Design MatrixMultUnit, start of the top module:
module MatrixMultUnit(
  input wire reset_n                      ,  
  input wire clk                          ,
  input wire dut_valid                    , 
  output wire dut_ready                   ,
  output wire                           dut__tb__sram_input_write_enable  ,
  output wire [16-1 : 0     ]   dut__tb__sram_input_write_address ,
  output wire [32-1 : 0     ]   dut__tb__sram_input_write_data    ,
  output reg  [16-1 : 0     ]   dut__tb__sram_input_read_address  , 
  input  wire [32-1 : 0     ]   tb__dut__sram_input_read_data     ,     
  output wire                           dut__tb__sram_weight_write_enable  ,
  output wire [16-1 : 0     ]   dut__tb__sram_weight_write_address ,
  output wire [32-1 : 0     ]   dut__tb__sram_weight_write_data    ,
  output reg  [16-1 : 0     ]   dut__tb__sram_weight_read_address  , 
  input  wire [32-1 : 0     ]   tb__dut__sram_weight_read_data     ,     
  output wire                           dut__tb__sram_result_write_enable  ,
  output reg  [16-1 : 0     ]   dut__tb__sram_result_write_address ,
  output wire [32-1 : 0     ]   dut__tb__sram_result_write_data    ,
  output reg  [16-1 : 0     ]   dut__tb__sram_result_read_address  , 
  input  wire [32-1 : 0     ]   tb__dut__sram_result_read_data     ,    
  output wire                           dut__tb__sram_scratchpad_write_enable  ,
  output reg  [16-1 : 0     ]   dut__tb__sram_scratchpad_write_address ,
  output wire [32-1 : 0     ]   dut__tb__sram_scratchpad_write_data    ,
  output reg  [16-1 : 0     ]   dut__tb__sram_scratchpad_read_address  , 
  input  wire [32-1 : 0     ]   tb__dut__sram_scratchpad_read_data  
);
clock: 7.85 ns
lec_check: 0
cap_margin: 20
core_margin: 2
core_utilization: 72
cts_cluster_diameter: 371
slew_margin: 20
run.sh (not shown) runs the stock make flow with config.mk's settings and CLKGATE_MAP_FILE=.
Change:
CORE_UTILIZATION = 66   (was 72)
CTS_CLUSTER_DIAMETER = 230   (was 371)
clock period = 6.32 ns   (was 7.85 ns; I/O delays follow)
With this change the flow finished with setup timing left.
Cell count climbs by a little under a tenth.
Worst setup slack loses 1200 ps.
Non-clock buffer count climbs by 514.
Clock skew goes up by 22 ps.
Global-route usage went down by 3.4 points.
Die size increases by a little under a tenth.
Register-to-register slack is worse by 1200 ps.
Area after synthesis stays the same.
Change:
CTS_CLUSTER_DIAMETER = 231   (was 230)
clock period = 6.7 ns   (was 6.32 ns; I/O delays follow)
Effect: The changed run produced a layout that fails on setup timing. Fmax climbs by 1.5%. Utilization drops by 3.0 points. Register-to-register slack gains 480 ps. Setup slack gains 480 ps. First-iteration DRC count drops by 13%. Count of clock-buffer cells in the layout drops by 12. Cell count drops by 2.4%.

* * *

Starting RTL as in the previous note.
make LEC_CHECK=0 ABC_AREA=1 CAP_MARGIN=20 CORE_MARGIN=2 CORE_UTILIZATION=72 CTS_CLUSTER_DIAMETER=344 CTS_CLUSTER_SIZE=97 PLACE_DENSITY=0.41 SETUP_SLACK_MARGIN=-0.62 SLEW_MARGIN=20 TNS_END_PERCENT=5 finish   # period 6.3 ns
The baseline died in global routing (GRT-0232).
Then changed:
- ABC_AREA: 1 -> not set
- CORE_UTILIZATION: 72 -> 58
- CTS_CLUSTER_DIAMETER: 344 -> not set
- CTS_CLUSTER_SIZE: 97 -> not set
- PLACE_DENSITY: 0.41 -> not set
- SETUP_SLACK_MARGIN: -0.62 -> not set
- TNS_END_PERCENT: 5 -> not set
- clock period: 6.3 -> 6.65 ns (I/O delays scaled with it)
Outcome: With this change the flow finished with setup timing left; synthesized cell count drops by about 18%; die size came out higher by 19%; area after synthesis went down by about 4%.
Then changed:
- ABC_AREA: not set -> 1
- CORE_UTILIZATION: 58 -> 19
- SLEW_MARGIN: 20 -> 35
- clock period: 6.65 -> 10.0 ns (I/O delays scaled with it)
The changed run ran to the end with no violations.
Non-clock buffer count goes down by 479.
Global-route usage shrinks by 24 points.
Sequential cell count is unchanged.
Routed wire length goes up by 18%.
Then changed:
- ABC_AREA: 1 -> not set
- CORE_UTILIZATION: 19 -> 68
- SLEW_MARGIN: 35 -> 20
- clock period: 10.0 -> 8.17 ns (I/O delays scaled with it)
Result: The new run completed without violations. Worst setup slack gets worse by 1600 ps. First-iteration DRC count drops by about 7%. Worst hold slack hardly moves. Maximum frequency climbs by 2.6%. Sequential share of layout area climbs by 1.6 points. Wire length drops by about 20%. Clock-buffer cell count drops by 3. Critical path depth drops by 17. Cell count drops by about 36%.
Then changed:
- CORE_UTILIZATION: 68 -> 71
- CTS_CLUSTER_SIZE: not set -> 34
- clock period: 8.17 -> 6.59 ns (I/O delays scaled with it)
Effect: The changed run finished but fails on setup timing; worst setup slack gets worse by 1200 ps; maximum frequency climbs by 5.0%; worst hold slack gets better by 12 ps; core utilization climbs by 10 points; count of clock-buffer cells in the layout drops by 12; die area drops by 4.2%; global-route usage climbs by 4.3 points.

* * *

Starting RTL as in the previous note.
make LEC_CHECK=0 CAP_MARGIN=15 CORE_MARGIN=2 CORE_UTILIZATION=71 CTS_CLUSTER_SIZE=41 SETUP_SLACK_MARGIN=1.96 SLEW_MARGIN=20 finish   # period 6.59 ns
The first run produced a layout that fails on negative setup slack.
Then changed:
Settings changed: ABC_AREA set to 1, CAP_MARGIN 15 to 5, CTS_CLUSTER_DIAMETER set to 298, CTS_CLUSTER_SIZE 41 to 34, SETUP_SLACK_MARGIN 1.96 to unset.
Effect: Now the flow did not get past global routing; area after synthesis grows by 4.4%; die area climbs by 4.4%; synthesized cell count climbs by 21%.
Then changed:
Settings changed: ABC_AREA 1 to unset, CAP_MARGIN 5 to 15, CTS_CLUSTER_DIAMETER 298 to unset, CTS_CLUSTER_SIZE 34 to 41, HOLD_SLACK_MARGIN set to -0.09.
After rerunning: This time the run completed and failed the layout checks on negative setup slack. Area after synthesis went down by 4.2%. Synthesized cell count drops by 18%. Die size goes down by 4.2%.
Then changed:
Settings changed: CAP_MARGIN 15 to 20, CTS_CLUSTER_DIAMETER set to 28, CTS_CLUSTER_SIZE 41 to 34, HOLD_SLACK_MARGIN -0.09 to unset, SETUP_SLACK_MARGIN set to 1.88.
Effect: With this change the flow did not get past global routing on GRT-0232. Synthesized cell count does not change. Die area does not change. Area after synthesis does not change.
Then changed:
Settings changed: CORE_UTILIZATION 71 to 59, CTS_CLUSTER_DIAMETER 28 to unset, CTS_CLUSTER_SIZE 34 to unset, SETUP_SLACK_MARGIN 1.88 to unset.
Clock period 6.59 ns to 4.39 ns, I/O delays scaled along.
Outcome: Now the flow produced a layout that fails on negative setup slack. Area after synthesis is unchanged. Die size rose by about a fifth. Synthesized cell count does not change.
Then changed:
Settings changed: CORE_UTILIZATION 59 to 65, CTS_CLUSTER_DIAMETER set to 325, SETUP_SLACK_MARGIN set to 0.75.
Clock period 4.39 ns to 6.65 ns, I/O delays scaled along.
After rerunning: The new run completed, yet does not pass: negative setup slack. Cell area is lower by 7.1%. Synthesized cell count stays the same. Synthesized area is unchanged. Die area is lower by 9.1%. Routed wire length is lower by about 5.4%. Cell count is lower by 7.0%.

* * *

quartz:
MatrixMultUnit again, from the RTL that the note above started with.
Settings: LEC_CHECK=0, ABC_AREA=0, CAP_MARGIN=20, CELL_PAD_IN_SITES_GLOBAL_PLACEMENT=2, CORE_ASPECT_RATIO=0.65, CORE_MARGIN=5, CORE_UTILIZATION=71, CTS_CLUSTER_DIAMETER=195, CTS_CLUSTER_SIZE=78, GPL_TIMING_DRIVEN=0, HOLD_SLACK_MARGIN=-0.07, MAX_ROUTING_LAYER=met4, SETUP_SLACK_MARGIN=-0.08, SLEW_MARGIN=20; clock period 10.0 ns.
quartz: GPL-0301 in 3_1_place_gp_skip_io -> run aborted
For zinc, these inputs were changed with respect to quartz:
- CELL_PAD_IN_SITES_GLOBAL_PLACEMENT removed (was 2)
- GPL_TIMING_DRIVEN removed (was 0)
- CORE_UTILIZATION changed from 71 to 40
- CTS_CLUSTER_DIAMETER removed (was 195)
- SETUP_SLACK_MARGIN removed (was -0.08)
- CTS_CLUSTER_SIZE removed (was 78)
- CORE_ASPECT_RATIO removed (was 0.65)
- ABC_AREA removed (was 0)
- MAX_ROUTING_LAYER removed (was met4)
- HOLD_SLACK_MARGIN removed (was -0.07)
- CORE_MARGIN changed from 5 to 2
### Flow results
- zinc was carried through to the last stage, and its layout satisfied the timing, design-rule and antenna checks.
- No final results exist for quartz, since it was stopped by error GPL-0301 during 3_1_place_gp_skip_io.
- Cmp quartz and zinc / width of the die / higher: zinc
- Area enclosed by the die boundary, quartz and zinc: higher on zinc
- Going from quartz to zinc, chip height grows by about 60%.
- Number of placement rows: zinc higher than quartz
- Summary of zinc over quartz: cell count after synthesis barely changed, floorplan utilization shrank by 31 points, simple-gate area share of the yosys netlist did not really move.
Changes in umber relative to zinc:
- setting MAX_ROUTING_LAYER to met4 for the first time
- changing SLEW_MARGIN from 20 to 25
--- outcome ---
- zinc → umber: share of the core filled with cells in the final layout ~0 delta.
- Per-cell routed wire length on umber is down relative to zinc.
- Delta (umber minus zinc): design area now sits at about the same level, fmax has decreased, chip height barely changed.
- ~same first-pass GRT wire length in zinc and umber
The following lists how harbor was set up differently from umber:
- swapping 25 for 20 in SLEW_MARGIN
- putting SETUP_SLACK_MARGIN at -0.2 where nothing was set
- clearing MAX_ROUTING_LAYER, which used to be met4
- swapping 10.0 for 8.17 in the clock period (ns, I/O delays scaled along)
==> comparison <==
Compared harbor vs umber, and non-clock buffer count is up in harbor.
Against umber, harbor comes in 12 points higher on part of the cycle the worst path needs.
Clock-buffer cell count up about 4.3% in harbor wrt umber
Going from umber to harbor, final-stage net count did not really move; worst setup slack after layout went down 1.28 ns; met3 wirelength from detailed routing lower.
